## ALU_16_bit
module ALU_16_bit(
input wire [15:0] A,
input wire [15:0] B,
input wire [3:0] ALU_FUN,
input wire clk,
output reg [15:0] ALU_OUT,
output reg Carry_Flag,
output reg Arith_Flag,
output reg Logic_Flag,
output reg CMP_Flag,
output reg Shift_Flag
);
make LEC_CHECK=0 ABC_AREA=1 CAP_MARGIN=25 CELL_PAD_IN_SITES_GLOBAL_PLACEMENT=0 CORE_MARGIN=2 CORE_UTILIZATION=71 CTS_CLUSTER_DIAMETER=112 CTS_CLUSTER_SIZE=74 HOLD_SLACK_MARGIN=-0.09 MAX_ROUTING_LAYER=met5 SLEW_MARGIN=20 finish   # period 25.2 ns
run.sh (not shown) runs the stock make flow with config.mk's settings and CLKGATE_MAP_FILE=.
The first run stopped in clock tree synthesis (4_1_cts) (DPL-0038).
Then changed:
Settings changed: ABC_AREA 1 to not set, CAP_MARGIN 25 to 20, CELL_PAD_IN_SITES_GLOBAL_PLACEMENT 0 to not set, CORE_UTILIZATION 71 to 65, CTS_CLUSTER_DIAMETER 112 to 339, CTS_CLUSTER_SIZE 74 to not set, MAX_ROUTING_LAYER met5 to not set, SETUP_SLACK_MARGIN set to -0.16, TNS_END_PERCENT set to 5.
Clock period 25.2 ns to 29.3 ns, I/O delays scaled along.
The changed run ended with an error in global routing (5_1_grt); area after synthesis goes down by about 1%; die size goes up by about 8%; synthesized cell count is lower by 15%.
Then changed:
Settings changed: CORE_UTILIZATION 65 to 48, CTS_CLUSTER_DIAMETER 339 to not set, HOLD_SLACK_MARGIN -0.09 to not set, SETUP_SLACK_MARGIN -0.16 to not set, TNS_END_PERCENT 5 to not set.
Clock period 29.3 ns to 30.6 ns, I/O delays scaled along.
Effect:
- Now the flow completed without violations
- synthesized area is unchanged
- die size rises by 34%
- synthesized cell count does not change
Then changed:
Settings changed: CORE_UTILIZATION 48 to 49.
Clock period 30.6 ns to 11.3 ns, I/O delays scaled along.
After rerunning: The new run finished with negative setup slack left; non-clock buffer count goes up by 224; design area goes up by 15%; wire length goes up by 12%; flip-flop count stays the same; count of clock-buffer cells in the layout is unchanged; worst hold slack degrades by 3.9 ns; power goes up to 3.0 times its value.
Then changed:
Settings changed: CORE_UTILIZATION 49 to 63.
Clock period 11.3 ns to 12.1 ns, I/O delays scaled along.
Effect: Now the flow never finished: it broke off in global routing (5_1_grt) on GRT-0116; area after synthesis is unchanged; synthesized cell count is unchanged; die area decreases by 22%.


## sierra
The RTL this note starts from:
==> flow/design.v <==
module ALU_16_bit(
input wire [15:0] A,
input wire [15:0] B,
input wire [3:0] ALU_FUN,
input wire clk,
output reg [15:0] ALU_OUT,
output reg Carry_Flag,
output reg Arith_Flag,
output reg Logic_Flag,
output reg CMP_Flag,
output reg Shift_Flag
);
reg [15:0] ALU_OUT_Comb;
always @ (*)
 begin
  Arith_Flag = 0;
  Logic_Flag = 0;
  CMP_Flag = 0;
  Shift_Flag = 0;
  Carry_Flag = 0;
  case (ALU_FUN)
    4'b0000: begin
	          {Carry_Flag, ALU_OUT_Comb} = A + B;
	          Arith_Flag = 1; 
			 end
	4'b0001: begin 
	          {Carry_Flag, ALU_OUT_Comb} = A - B;
	          Arith_Flag = 1;
 			 end
	4'b0010: begin 
	          ALU_OUT_Comb = A * B;
	          Arith_Flag = 1; 
			 end
	4'b0011: begin
	          if (B != 16'b0)
	           begin
			    ALU_OUT_Comb = A / B;
				Arith_Flag = 1;
			   end
			  else
			   begin
			    ALU_OUT_Comb = 16'b0;
				Arith_Flag = 1;
			   end
			 end
	4'b0100: begin 
	          ALU_OUT_Comb = A & B;
	          Logic_Flag = 1; 
			 end
	4'b0101: begin
	          ALU_OUT_Comb = A | B;
	          Logic_Flag = 1;
			 end
	4'b0110: begin 
	          ALU_OUT_Comb = ~ (A & B);
	          Logic_Flag = 1;
			 end
	4'b0111: begin
	          ALU_OUT_Comb = ~ (A | B);
	          Logic_Flag = 1;
			 end
	4'b1000: begin
	          ALU_OUT_Comb = A ^ B;
	          Logic_Flag = 1;
			 end
	4'b1001: begin 
	          ALU_OUT_Comb = ~ (A ^ B);
	          Logic_Flag = 1;
			 end
	4'b1010: begin
	          if (A == B)
	           begin
			    ALU_OUT_Comb = 16'b1;
				CMP_Flag = 1;
			   end
			  else
			   begin
			    ALU_OUT_Comb = 16'b0;
				CMP_Flag = 1;
			   end
			 end
	4'b1011: begin
	          if (A > B)
	           begin
			    ALU_OUT_Comb = 16'b10;
				CMP_Flag = 1;
			   end
			  else
			   begin
			    ALU_OUT_Comb = 16'b0;
				CMP_Flag = 1;
			   end
			 end
	4'b1100: begin
	          if (A < B)
	           begin
			    ALU_OUT_Comb = 16'b11;
				CMP_Flag = 1;
			   end
			  else
			   begin
			    ALU_OUT_Comb = 16'b0;
				CMP_Flag = 1;
			   end
			 end
	4'b1101: begin 
	          ALU_OUT_Comb = A >> 1 ;
	          Shift_Flag = 1;
			 end
	4'b1110: begin
           	  ALU_OUT_Comb = A << 1 ;
	          Shift_Flag = 1;
			 end
	default: ALU_OUT_Comb = 16'b0;
  endcase
 end
always @ (posedge clk)
 begin
  ALU_OUT <= ALU_OUT_Comb;
 end 
endmodule
clock: 25.6 ns
lec_check: 0
abc_area: 1
cap_margin: 20
core_margin: 2
core_utilization: 57
cts_cluster_diameter: 178
cts_cluster_size: 88
setup_slack_margin: -2.0
slew_margin: 40
Complete run, failing final checks: sierra, reason setup timing.
What onyx does differently from sierra at the input level:
-- flow/config.mk --
<<< sierra, line 8
export ABC_AREA = 1
>>> onyx, line 8
<<< sierra, line 11
export CORE_UTILIZATION = 57
export CTS_CLUSTER_DIAMETER = 178
export CTS_CLUSTER_SIZE = 88
export SETUP_SLACK_MARGIN = -2.0
export SLEW_MARGIN = 40
>>> onyx, line 10
export CORE_UTILIZATION = 17
export SLEW_MARGIN = 20
==> flow/constraint.sdc <==
create_clock -name core_clock -period 39.2 [get_ports {clk}]
set_input_delay 7.8400 -clock core_clock [delete_from_list [all_inputs] [get_ports {clk}]]
set_output_delay 7.8400 -clock core_clock [all_outputs]
set_load 0.01 [all_outputs]
--- outcome ---
onyx reached the end of the flow, and the finished layout is clean on the timing, DRC and antenna checks. onyx vs sierra, instance count: onyx lower. Looking at first-pass GRT wire length, onyx sits 5700 um higher than sierra does. Delta (onyx minus sierra): hold-critical path depth fell by 2; longest individual stage delay on the worst path has increased; net total in the final layout shows a reduction of about 25%. onyx does better than sierra on total power. Relative to sierra, onyx improves worst setup slack after layout. The count of TritonRoute iterations in the first routing pass reported for onyx is greater than that of sierra by 2. Area of all placed cells without fillers: sierra and onyx compared, lower one is onyx.
> inputs changed (onyx -> harbor)
-- flow/config.mk --
<<< onyx, line 10
export CORE_UTILIZATION = 17
>>> harbor, line 10
export CORE_UTILIZATION = 40
==> flow/constraint.sdc <==
create_clock -name core_clock -period 31.0 [get_ports {clk}]
set_input_delay 6.2000 -clock core_clock [delete_from_list [all_inputs] [get_ports {clk}]]
set_output_delay 6.2000 -clock core_clock [all_outputs]
set_load 0.01 [all_outputs]
Notes after the runs:
- harbor vs. onyx: core utilization picked up an extra 31 points, fill cell instance count of the final layout lost about 60%, worst setup slack lost 1.14 ns, minimum setup slack after placement lost 2.17 ns.


Starts from the design.v that is shown in full above.
clock: 32.2 ns
lec_check: 0
abc_area: 1
cap_margin: 20
cell_pad_in_sites_global_placement: 2
core_aspect_ratio: 0.64
core_margin: 8
core_utilization: 37
cts_cluster_diameter: 112
gpl_routability_driven: 0
gpl_timing_driven: 0
hold_slack_margin: 0.13
max_routing_layer: met5
min_routing_layer: met1
place_density: 0.47
slew_margin: 35
tns_end_percent: 30
Change:
==> flow/config.mk (replaced) <==
export PLATFORM = sky130hd
export DESIGN_NAME = ALU_16_bit
export DESIGN_NICKNAME = ALU_16_bit
export VERILOG_FILES = /design/flow/design.v
export SDC_FILE = /design/flow/constraint.sdc
export NUM_CORES = 4
export LEC_CHECK = 0
export CAP_MARGIN = 20
export CORE_MARGIN = 2
export CORE_UTILIZATION = 40
export SLEW_MARGIN = 20
==> flow/constraint.sdc (replaced) <==
create_clock -name core_clock -period 30.6 [get_ports {clk}]
set_input_delay 6.1200 -clock core_clock [delete_from_list [all_inputs] [get_ports {clk}]]
set_output_delay 6.1200 -clock core_clock [all_outputs]
set_load 0.01 [all_outputs]
Effect: Design area goes up by a little under a tenth. Hold slack loses 0.24 ns. Global-route usage rises by 7.8 points. Via count rises by a little under a tenth. Count of clock-buffer cells in the layout decreases by 1. Non-clock buffer count climbs by 161. Critical path depth went down by 54. Routed wire length rises by a little under a tenth.
Change:
--- a/flow/config.mk
+++ b/flow/config.mk
@@ -8,4 +8,6 @@
 export CAP_MARGIN = 20
 export CORE_MARGIN = 2
-export CORE_UTILIZATION = 40
+export CORE_UTILIZATION = 68
+export CTS_CLUSTER_DIAMETER = 29
+export CTS_CLUSTER_SIZE = 37
 export SLEW_MARGIN = 20
==> flow/constraint.sdc (replaced) <==
create_clock -name core_clock -period 15.5 [get_ports {clk}]
set_input_delay 3.1000 -clock core_clock [delete_from_list [all_inputs] [get_ports {clk}]]
set_output_delay 3.1000 -clock core_clock [all_outputs]
set_load 0.01 [all_outputs]
The changed run stopped in 4_1_cts, error DPL-0038.
Synthesized cell count is unchanged.
Die area is lower by 40%.
Synthesized area does not change.
Change:
--- a/flow/config.mk
+++ b/flow/config.mk
@@ -7,7 +7,7 @@
 export LEC_CHECK = 0
 export CAP_MARGIN = 20
+export CORE_ASPECT_RATIO = 0.72
 export CORE_MARGIN = 2
-export CORE_UTILIZATION = 68
-export CTS_CLUSTER_DIAMETER = 29
-export CTS_CLUSTER_SIZE = 37
+export CORE_UTILIZATION = 40
 export SLEW_MARGIN = 20
+export TNS_END_PERCENT = 50
==> flow/constraint.sdc (replaced) <==
create_clock -name core_clock -period 31.0 [get_ports {clk}]
set_input_delay 6.2000 -clock core_clock [delete_from_list [all_inputs] [get_ports {clk}]]
set_output_delay 6.2000 -clock core_clock [all_outputs]
set_load 0.01 [all_outputs]
After rerunning: The new run went through all stages and came out clean; synthesized cell count does not change; die area increases by 68%; synthesized area is unchanged.


// ALU_16_bit: RTL as listed in full above, without the edits since
make LEC_CHECK=0 ABC_AREA=1 CAP_MARGIN=20 CELL_PAD_IN_SITES_GLOBAL_PLACEMENT=2 CORE_ASPECT_RATIO=0.64 CORE_MARGIN=2 CORE_UTILIZATION=24 CTS_CLUSTER_DIAMETER=112 GPL_ROUTABILITY_DRIVEN=0 GPL_TIMING_DRIVEN=0 HOLD_SLACK_MARGIN=0.13 MAX_ROUTING_LAYER=met5 MIN_ROUTING_LAYER=met2 PLACE_DENSITY=0.47 SLEW_MARGIN=35 TNS_END_PERCENT=30 finish   # period 32.2 ns
Edit:
- ABC_AREA: 1 -> 0
- CORE_ASPECT_RATIO: 0.64 -> not set
- GPL_ROUTABILITY_DRIVEN: 0 -> not set
- PLACE_DENSITY: 0.47 -> not set
- PLACE_DENSITY_LB_ADDON: not set -> 0.12
- TNS_END_PERCENT: 30 -> not set
The changed run produced a clean layout.
Via count went up slightly.
Synthesized area went down slightly.
Global-route usage went up by 1.8 points.
Utilization went up by 1.6 points.
Cell count went down by roughly a tenth.
Setup slack is worse by 0.83 ns.
Die area went down slightly.
Edit:
- ABC_AREA: 0 -> not set
- CELL_PAD_IN_SITES_GLOBAL_PLACEMENT: 2 -> not set
- CORE_UTILIZATION: 24 -> 72
- CTS_CLUSTER_DIAMETER: 112 -> not set
- GPL_TIMING_DRIVEN: 0 -> not set
- HOLD_SLACK_MARGIN: 0.13 -> not set
- MAX_ROUTING_LAYER: met5 -> not set
- MIN_ROUTING_LAYER: met2 -> not set
- PLACE_DENSITY_LB_ADDON: 0.12 -> not set
- SLEW_MARGIN: 35 -> 20
- clock period: 32.2 -> 39.2 ns (I/O delays scaled with it)
Cell area went down by 18%.
Area after synthesis stays the same.
Worst setup slack improved by 0.52 ns.
Synthesized cell count is unchanged.
Hold slack improved by 1.6 ns.
Utilization came out higher by 46 points.
Global-route usage went up by 18 points.
Count of clock-buffer cells in the layout stays the same.
Edit:
- CORE_UTILIZATION: 72 -> 57
- SETUP_SLACK_MARGIN: not set -> 5.0
- clock period: 39.2 -> 28.4 ns (I/O delays scaled with it)
=> This time the run aborted during 5_1_grt; die size came out higher by a quarter to a third; synthesized cell count is unchanged; synthesized area stays the same.
Edit:
- CORE_UTILIZATION: 57 -> 71
- CTS_CLUSTER_SIZE: not set -> 37
- PLACE_DENSITY: not set -> 0.78
- SETUP_SLACK_MARGIN: 5.0 -> not set
- clock period: 28.4 -> 15.5 ns (I/O delays scaled with it)
With this change the flow died in 4_1_cts (DPL-0038).
Die area falls by 19%.
Synthesized cell count does not change.
Synthesized area is unchanged.
Edit:
- CORE_UTILIZATION: 71 -> 70
- CTS_CLUSTER_DIAMETER: not set -> 29
- PLACE_DENSITY: 0.78 -> not set
- SETUP_SLACK_MARGIN: not set -> 2.22
- TNS_END_PERCENT: not set -> 60
- The changed run ended with an error in 4_1_cts with DPL-0038
- area after synthesis is unchanged
- die area goes up by 1.4%
- synthesized cell count does not change


maple:
// ALU_16_bit: RTL as listed in full above, without the edits since
make LEC_CHECK=0 ABC_AREA=1 CAP_MARGIN=15 CORE_MARGIN=2 CORE_UTILIZATION=55 CTS_CLUSTER_DIAMETER=338 CTS_CLUSTER_SIZE=98 GPL_ROUTABILITY_DRIVEN=0 GPL_TIMING_DRIVEN=0 PLACE_DENSITY=0.6 SLEW_MARGIN=20 TNS_END_PERCENT=15 finish   # period 31.0 ns
maple ran to completion and came out clean on the timing, DRC and antenna checks.
Modified inputs, violet compared to maple
Settings: a change of CAP_MARGIN from 15 to 5; an added CELL_PAD_IN_SITES_GLOBAL_PLACEMENT of 3; a change of TNS_END_PERCENT from 15 to 10; a deleted PLACE_DENSITY that had been 0.6; a change of SLEW_MARGIN from 20 to 30; a deleted ABC_AREA that had been 1; a deleted CTS_CLUSTER_DIAMETER that had been 338; a change of CORE_UTILIZATION from 55 to 40; a deleted CTS_CLUSTER_SIZE that had been 98; an added CORE_ASPECT_RATIO of 0.95.
==> comparison <==
In the tables for maple and violet, worst hold margin reads lower with maple. The higher met2 demand-to-capacity share in global routing of maple and violet is in maple. In the metrics for maple and violet, the one carrying the lower detailed placer's ending HPWL is maple. Going from maple to violet, post-route standard cell area excluding fillers shows an increase of about 11%, count of cell instances traversed by the critical path shows a reduction of 48, count of instantiated cells in the yosys netlist shows a reduction of 15%.
diff inputs: violet => zinc
Settings: SLEW_MARGIN now 20, was 30; PLACE_DENSITY now 0.86, previously not set; TNS_END_PERCENT now 15, was 10; CORE_UTILIZATION now 72, was 40; ABC_AREA now 1, previously not set; CTS_CLUSTER_DIAMETER now 338, previously not set; CAP_MARGIN now 15, was 5; CORE_ASPECT_RATIO no longer set, was 0.95; CTS_CLUSTER_SIZE now 98, previously not set; CELL_PAD_IN_SITES_GLOBAL_PLACEMENT no longer set, was 3.
--- outcome ---
zinc ends up with higher Yosys chip area than violet does.
Summary: with violet as the reference, final area in zinc moved down by more than 10%.
zinc: flow completed, timing, DRC and antenna clean
Sort zinc and violet by number of distinct library cells after synthesis, descending, and violet comes first.
zinc — maximum frequency from static timing analysis 0.88% higher, violet as reference
In zinc, the portion of total power attributed to the clock network came out 0.6 points above the value in violet.
Xor and xnor fraction of the mapped netlist area: zinc < violet
zinc vs violet: area of the die down
Lower detailed-route wire length goes to zinc over violet.
No activity file was given, so power comes from the tool's default toggle rates.
